Design milestone1, start of the top module:
module milestone1 (
	input logic CLOCK_50_I,                    
	input logic resetn,
	input  logic            M1_en,
	output  logic            M1_end,
	output logic   [17:0]   SRAM_address,
	input  logic   [15:0]   SRAM_read_data,
	output logic   [15:0]   SRAM_write_data,
	output logic            SRAM_we_n
);
typedef enum logic [6:0] {
  S_DELAY1,
	S_IDLE,
	IN_S_0,
	IN_S_1,
	IN_S_2,
	IN_S_3,
	IN_S_4,
	IN_S_5,
	IN_S_6,
	IN_S_7,
	IN_S_8,
	IN_S_9,
	IN_S_10,
	IN_S_11,
	IN_S_12,
	IN_S_13,
	IN_S_14,
	IN_S_15,
	IN_S_16,
	IN_S_17,
	IN_S_18,
	IN_S_19,
	IN_S_20,
	IN_S_21,
	CC_S0_0,
	CC_S0_1,
	CC_S0_2,
	CC_S0_3,
	CC_S0_4,
	CC_S0_5,
	CC_S1_0,
	CC_S1_1,
	CC_S1_2,
	CC_S1_3,
	CC_S1_4,
	CC_S1_5,
	EN_S_0,
	EN_S_1,
	EN_S_2,
	EN_S_3,
	EN_S_4,
	EN_S_5,
	EN_S_6,
	EN_S_7,
	EN_S_8,
	EN_S_9,
	EN_S_10,
	EN_S_11,
	EN_S_12,
	EN_S_13,
	EN_S_14,
	EN_S_15,
	EN_S_16,
	EN_S_17,
	EN_S_18,
	EN_S_19,
	EN_S_20,
	EN_S_21,
	EN_S_22,
	EN_S_23,
	EN_S_24,
	EN_S_25,
	EN_S_26,
	EN_S_27
} M1_state;
M1_state state;
parameter Yaddress = 18'd0,
Uaddress = 18'd38400,
Vaddress = 18'd57600,
RGBaddress = 18'd146944;
logic [17:0] data_counter;
logic [17:0] Y_counter;
  ...
clock: 8.05 ns
lec_check: 0
cap_margin: 20
core_margin: 2
core_utilization: 72
place_density: 0.4
slew_margin: 20
run.sh (not shown) runs the stock make flow with config.mk's settings and CLKGATE_MAP_FILE=.
The first run died in global routing on GRT-0116.
Change:
CORE_UTILIZATION = 40   (was 72)
PLACE_DENSITY = not set   (was 0.4)
SETUP_SLACK_MARGIN = 1.73   (was not set)
clock period = 12.5 ns   (was 8.05 ns; I/O delays follow)
This time the run passed the timing, design-rule and antenna checks; synthesized area stays the same; die size climbs by 79%; synthesized cell count does not change.
Change:
ABC_AREA = 1   (was not set)
CTS_CLUSTER_DIAMETER = 221   (was not set)
GPL_TIMING_DRIVEN = 0   (was not set)
SETUP_SLACK_MARGIN = not set   (was 1.73)
TNS_END_PERCENT = 45   (was not set)
clock period = 13.0 ns   (was 12.5 ns; I/O delays follow)
Wire length rose by about 30%.
Cell count rises by about 25%.
Die size grows by about 6.5%.
Count of clock-buffer cells in the layout rose by 15.
Design area rose by 4.8%.
Via count came out higher by 20%.
Fmax falls by about 15%.
Synthesized cell count came out higher by 28%.
Worst hold slack improved by 0.020 ns.
Change:
CAP_MARGIN = 30   (was 20)
CORE_ASPECT_RATIO = 0.89   (was not set)
CORE_MARGIN = 3   (was 2)
CORE_UTILIZATION = 38   (was 40)
CTS_CLUSTER_DIAMETER = not set   (was 221)
GPL_ROUTABILITY_DRIVEN = 0   (was not set)
HOLD_SLACK_MARGIN = 0.28   (was not set)
MAX_ROUTING_LAYER = met4   (was not set)
TNS_END_PERCENT = 5   (was 45)
=> The changed run passed the timing, design-rule and antenna checks; flip-flop count does not change; worst setup slack got worse by 0.17 ns; clock skew went up by 0.016 ns; clock-buffer cell count went down by 5; via count went up by about 1.3%; non-clock buffer count went up by 24; cell area went up by 0.37%; core utilization went down by 1.7 points; first-iteration DRC count went up by 30%; global-route usage went down by 2.3 points.

---

run A:
Starting RTL as in the previous note.
// milestone1
module milestone1 (
	input logic CLOCK_50_I,                    
	input logic resetn,
	input  logic            M1_en,
	output  logic            M1_end,
	output logic   [17:0]   SRAM_address,
	input  logic   [15:0]   SRAM_read_data,
	output logic   [15:0]   SRAM_write_data,
	output logic            SRAM_we_n
);
make LEC_CHECK=0 ABC_AREA=0 CAP_MARGIN=30 CORE_MARGIN=2 CORE_UTILIZATION=68 CTS_CLUSTER_DIAMETER=156 CTS_CLUSTER_SIZE=29 MAX_ROUTING_LAYER=met4 SETUP_SLACK_MARGIN=2.24 SLEW_MARGIN=5 finish   # period 7.71 ns
Run A failed in 5_1_grt with GRT-0232.
Setup changes, run A to run B
- MAX_ROUTING_LAYER no longer set, was met4
- CORE_UTILIZATION now 40, was 68
- SETUP_SLACK_MARGIN no longer set, was 2.24
- CTS_CLUSTER_SIZE no longer set, was 29
- CTS_CLUSTER_DIAMETER no longer set, was 156
- CAP_MARGIN now 20, was 30
- SLEW_MARGIN now 20, was 5
- ABC_AREA no longer set, was 0
- the clock period (ns, I/O delays scaled along) now 12.5, was 7.71
Run B was carried through to the last stage, and its layout satisfied the timing, design-rule and antenna checks.
Sequential area share after synthesis came out exactly the same in run B and run A.
Going from run A to run B, area of the core now larger; post-detailed-placement cell area now smaller; total half-perimeter wirelength after legalization and detailed placement now smaller; number of CTS-inserted buffers now larger; cell resize tally after clock tree synthesis now smaller.
Of run B and run A, the higher die area belongs to run B.
Final weighted congestion in routability-driven placement: lower on run B
--- input diff run B..run C ---
- CORE_UTILIZATION now 29, was 40
- Run C finished every step from synthesis to the final layout, and the layout passed the timing, design-rule and antenna checks.
- Run C ended up with sky130_fd_sc_hd__o41ai_1 as its master of the slowest instance on the critical path; run B ended up with sky130_fd_sc_hd__dfrtp_2.
- Compared with run B, run C ends up with a larger final cell area.
- Hold slack: run C better than run B
Relative to run C, the following input files were edited for run D:
- changing CORE_UTILIZATION from 29 to 65
- changing the clock period (ns, I/O delays scaled along) from 12.5 to 10.2
From run C to run D the numbers moved as follows: share of the cycle needed by the critical path after routing shows an increase of 4.1 points; peak fanout along the critical path shows a reduction of 31; area of the die shows a reduction of 0.12 mm2.
From run C to run D the numbers moved as follows: number of vias per cell after detailed routing now sits higher; number of DRC markers in iteration 0 up 1871.
A slowest cell on the critical path of sky130_fd_sc_hd__o41ai_1 is what run C shows, while sky130_fd_sc_hd__fa_1 belongs to run D.
Compared to run C, run D shows a narrower setup margin.
[inputs] run E vs run D
- putting MAX_ROUTING_LAYER at met4 where nothing was set
- swapping 20 for 15 in CAP_MARGIN
- swapping 10.2 for 8.38 in the clock period (ns, I/O delays scaled along)
==> results <==
Total placed instance area (run E vs. run D) increases by more than 10%
Run E: post-cts gate resize count 1600% above run D
Going from run D to run E, multiplexer area fraction after synthesis shows no meaningful change, total standard cell area after synthesis shows no meaningful change, chip area from the yosys synthesis statistics shows no meaningful change.
Run E vs. run D: cell total after placement went up by 888.
Run E vs. run D: final RePlAce weighted congestion shows an increase of about 2.6%, synthesized-area fraction occupied by adder cells comparable, number of top-level pins flat.
Looking at placement-stage worst setup slack across run E and run D, the one that comes out lower is run E.
Run E did not make it past 5_1_grt, where a tool error ended it.
[inputs] run F vs run E
- swapping 65 for 66 in CORE_UTILIZATION
- swapping 8.38 for 8.46 in the clock period (ns, I/O delays scaled along)
Findings:
Synthesized area came out exactly the same in run F and run E.
Looking at area enclosed by the die boundary across both flows, run F is the stronger of the two, with run E trailing.
Number of synthesized flops with an enable pin came out exactly the same in run F and run E.
Against run E, number of instances in the placed design in run F rose slightly.
Summary: area inside the core boundary, run F better than run E
The log for run F ends in 5_1_grt with error ODB-0269, so the run never completed.

---

Starting RTL as in the previous note.
clock: 5.43 ns
lec_check: 0
abc_area: 0
cap_margin: 15
core_margin: 2
core_utilization: 72
cts_cluster_size: 14
setup_slack_margin: 1.63
slew_margin: 20
The starting point failed in global routing (5_1_grt) with GRT-0116.
Change:
Settings changed: ABC_AREA 0 to default, CORE_UTILIZATION 72 to 65, CTS_CLUSTER_SIZE 14 to default, SETUP_SLACK_MARGIN 1.63 to default, TNS_END_PERCENT from default to 10.
Clock period 5.43 ns to 8.48 ns, I/O delays scaled along.
- The changed run finished but failed the layout checks on setup timing
- synthesized cell count stays the same
- die size grows by 11%
- synthesized area does not change
Change:
Settings changed: CAP_MARGIN 15 to 20, TNS_END_PERCENT 10 to default.
Clock period 8.48 ns to 10.1 ns, I/O delays scaled along.
The changed run ran to the end with no violations.
Worst setup slack gains 2.3 ns.
Routed wire length falls by 19%.
Synthesized cell count does not change.
Core utilization falls by 10 points.
Die size does not change.
Final cell count falls by 9.2%.
Change:
Settings changed: CORE_UTILIZATION 65 to 40.
Clock period 10.1 ns to 13.0 ns, I/O delays scaled along.
The changed run finished clean.
Synthesized area does not change.
Utilization came out lower by 33 points.
Register-to-register slack gets better by 0.63 ns.
Die size went up by 62%.
Final cell count rises by 2.4%.
Flip-flop count does not change.
Worst setup slack improved by 0.63 ns.
Hold slack degrades by 0.0032 ns.

---

milestone1 again, from the RTL that the note above started with.
// milestone1
module milestone1 (
	input logic CLOCK_50_I,                    
	input logic resetn,
	input  logic            M1_en,
	output  logic            M1_end,
	output logic   [17:0]   SRAM_address,
	input  logic   [15:0]   SRAM_read_data,
	output logic   [15:0]   SRAM_write_data,
	output logic            SRAM_we_n
);
export LEC_CHECK = 0
export ABC_AREA = 1
export CAP_MARGIN = 35
export CORE_ASPECT_RATIO = 1.32
export CORE_MARGIN = 2
export CORE_UTILIZATION = 23
export CTS_CLUSTER_DIAMETER = 340
export HOLD_SLACK_MARGIN = 0.16
export PLACE_DENSITY_LB_ADDON = 0.07
export SLEW_MARGIN = 20
create_clock -name core_clock -period 10.4 [get_ports {CLOCK_50_I}]
The first run went through all stages and came out clean.
Rerun with:
CAP_MARGIN = 20   (was 35)
CORE_ASPECT_RATIO = default   (was 1.32)
CORE_UTILIZATION = 40   (was 23)
CTS_CLUSTER_DIAMETER = 185   (was 340)
HOLD_SLACK_MARGIN = default   (was 0.16)
PLACE_DENSITY_LB_ADDON = default   (was 0.07)
clock period = 13.0 ns   (was 10.4 ns; I/O delays follow)
What happened:
- non-clock buffer count came out lower by 222
- design area falls by a few percent
- setup slack is better by 0.66 ns
- first-iteration DRC count grows by well over a third
Rerun with:
ABC_AREA = 0   (was 1)
CAP_MARGIN = 30   (was 20)
CORE_ASPECT_RATIO = 0.89   (was default)
CORE_MARGIN = 4   (was 2)
CORE_UTILIZATION = 38   (was 40)
CTS_CLUSTER_DIAMETER = default   (was 185)
GPL_ROUTABILITY_DRIVEN = 0   (was default)
GPL_TIMING_DRIVEN = 1   (was default)
HOLD_SLACK_MARGIN = 0.28   (was default)
MAX_ROUTING_LAYER = met4   (was default)
SETUP_SLACK_MARGIN = 0.08   (was default)
TNS_END_PERCENT = 5   (was default)
After rerunning: Global-route usage went down by 3.9 points. Critical path depth went up by 4. Clock-buffer cell count went down by 16.
Rerun with:
ABC_AREA = default   (was 0)
CAP_MARGIN = 20   (was 30)
CORE_ASPECT_RATIO = default   (was 0.89)
CORE_MARGIN = 2   (was 4)
CORE_UTILIZATION = 71   (was 38)
GPL_ROUTABILITY_DRIVEN = default   (was 0)
GPL_TIMING_DRIVEN = default   (was 1)
HOLD_SLACK_MARGIN = default   (was 0.28)
SETUP_SLACK_MARGIN = default   (was 0.08)
TNS_END_PERCENT = default   (was 5)
clock period = 8.32 ns   (was 13.0 ns; I/O delays follow)
This time the run stopped in global routing (5_1_grt) (GRT-0116). Die size decreases by 47%. Synthesized cell count does not change. Area after synthesis does not change.

---

milestone1 again, from the RTL that the note above started with.
make LEC_CHECK=0 ABC_AREA=1 CAP_MARGIN=10 CORE_MARGIN=2 CORE_UTILIZATION=68 CTS_CLUSTER_DIAMETER=156 CTS_CLUSTER_SIZE=29 MAX_ROUTING_LAYER=met4 SLEW_MARGIN=40 finish   # period 7.79 ns
The first run did not get past 5_1_grt (GRT-0116).
Then changed:
==> flow/config.mk (replaced) <==
export PLATFORM = sky130hd
export DESIGN_NAME = milestone1
export DESIGN_NICKNAME = milestone1
export VERILOG_FILES = /design/flow/design.v
export SDC_FILE = /design/flow/constraint.sdc
export NUM_CORES = 4
export LEC_CHECK = 0
export CAP_MARGIN = 15
export CORE_MARGIN = 2
export CORE_UTILIZATION = 65
export MAX_ROUTING_LAYER = met4
export SLEW_MARGIN = 20
==> flow/constraint.sdc (replaced) <==
create_clock -name core_clock -period 8.43 [get_ports {CLOCK_50_I}]
set_input_delay 1.6860 -clock core_clock [delete_from_list [all_inputs] [get_ports {CLOCK_50_I}]]
set_output_delay 1.6860 -clock core_clock [all_outputs]
set_load 0.01 [all_outputs]
What happened: The changed run failed in 5_1_grt with GRT-0232. Die area fell slightly. Area after synthesis is lower by a few percent. Synthesized cell count decreases by about a fifth.
Then changed:
--- a/flow/config.mk
+++ b/flow/config.mk
@@ -6,7 +6,7 @@
 export NUM_CORES = 4
 export LEC_CHECK = 0
-export CAP_MARGIN = 15
+export CAP_MARGIN = 20
 export CORE_MARGIN = 2
-export CORE_UTILIZATION = 65
+export CORE_UTILIZATION = 72
 export MAX_ROUTING_LAYER = met4
 export SLEW_MARGIN = 20
==> flow/constraint.sdc (replaced) <==
create_clock -name core_clock -period 8.37 [get_ports {CLOCK_50_I}]
set_input_delay 1.6740 -clock core_clock [delete_from_list [all_inputs] [get_ports {CLOCK_50_I}]]
set_output_delay 1.6740 -clock core_clock [all_outputs]
set_load 0.01 [all_outputs]
The changed run ended with an error in 5_1_grt. Die size fell by 9.6%. Area after synthesis is unchanged. Synthesized cell count is unchanged.

---

Setup of build 24:
milestone1 again, from the RTL that the note above started with.
make LEC_CHECK=0 CAP_MARGIN=20 CORE_MARGIN=2 CORE_UTILIZATION=70 CTS_CLUSTER_DIAMETER=235 CTS_CLUSTER_SIZE=41 HOLD_SLACK_MARGIN=0.29 MAX_ROUTING_LAYER=met4 PLACE_DENSITY_LB_ADDON=0.02 SETUP_SLACK_MARGIN=2.47 SLEW_MARGIN=20 finish   # period 9.26 ns
Run status, build 24: aborted in global routing, error GRT-0232
> inputs changed (build 24 -> build 25)
# build 24
export LEC_CHECK = 0
export CAP_MARGIN = 20
export CORE_MARGIN = 2
export CORE_UTILIZATION = 70
export CTS_CLUSTER_DIAMETER = 235
export CTS_CLUSTER_SIZE = 41
export HOLD_SLACK_MARGIN = 0.29
export MAX_ROUTING_LAYER = met4
export PLACE_DENSITY_LB_ADDON = 0.02
export SETUP_SLACK_MARGIN = 2.47
export SLEW_MARGIN = 20
create_clock -name core_clock -period 9.26 [get_ports {CLOCK_50_I}]
# build 25
export LEC_CHECK = 0
export CAP_MARGIN = 20
export CORE_MARGIN = 2
export CORE_UTILIZATION = 40
export SLEW_MARGIN = 20
create_clock -name core_clock -period 10.9 [get_ports {CLOCK_50_I}]
### Flow results
Build 25 completed end to end with timing, DRC and antenna clean. Build 24 → build 25: share of synthesized registers carrying an async set or reset was more or less identical; maximum level of the CTS H-tree went up by 2. In build 25 relative to build 24, die area had gone up by more than half.
Edits applied to the flow inputs when going from build 25 to build 79:
# build 25
export LEC_CHECK = 0
export CAP_MARGIN = 20
export CORE_MARGIN = 2
export CORE_UTILIZATION = 40
export SLEW_MARGIN = 20
create_clock -name core_clock -period 10.9 [get_ports {CLOCK_50_I}]
# build 79
export LEC_CHECK = 0
export CAP_MARGIN = 20
export CORE_MARGIN = 2
export CORE_UTILIZATION = 64
export SLEW_MARGIN = 20
create_clock -name core_clock -period 10.9 [get_ports {CLOCK_50_I}]
Notes after the runs:
- The higher placed instance count of build 79 and build 25 is in build 25.
- Compared with build 25, in build 79 utilization rose 26 points, detail-routed net length per standard cell rose 9.1%, die area fell 59000 µm², worst hold slack rose 6.2 ps.
- Compared with build 25, in build 79 via count of the first global-routing pass saw an increase; sequential share of layout area saw an increase; depth of the worst register-to-register path saw an increase.
> inputs changed (build 79 -> build 59)
# build 79
export LEC_CHECK = 0
export CAP_MARGIN = 20
export CORE_MARGIN = 2
export CORE_UTILIZATION = 64
export SLEW_MARGIN = 20
create_clock -name core_clock -period 10.9 [get_ports {CLOCK_50_I}]
# build 59
export LEC_CHECK = 0
export CAP_MARGIN = 15
export CORE_MARGIN = 2
export CORE_UTILIZATION = 71
export SLEW_MARGIN = 20
create_clock -name core_clock -period 8.34 [get_ports {CLOCK_50_I}]
==> results <==
FAIL build 59 @ global routing: tool exited with error. | sum of net half-perimeters after detailed placement | build 59 vs build 79 | worse |. The die boundary height in build 79 is 1.05 times that in build 59. [compare] base=build 79 new=build 59: area of placed instances rose by about 15%; clock buffer count from CTS decreased 4. Compared with build 79, build 59 shows a higher share of the core filled by cells before placement.
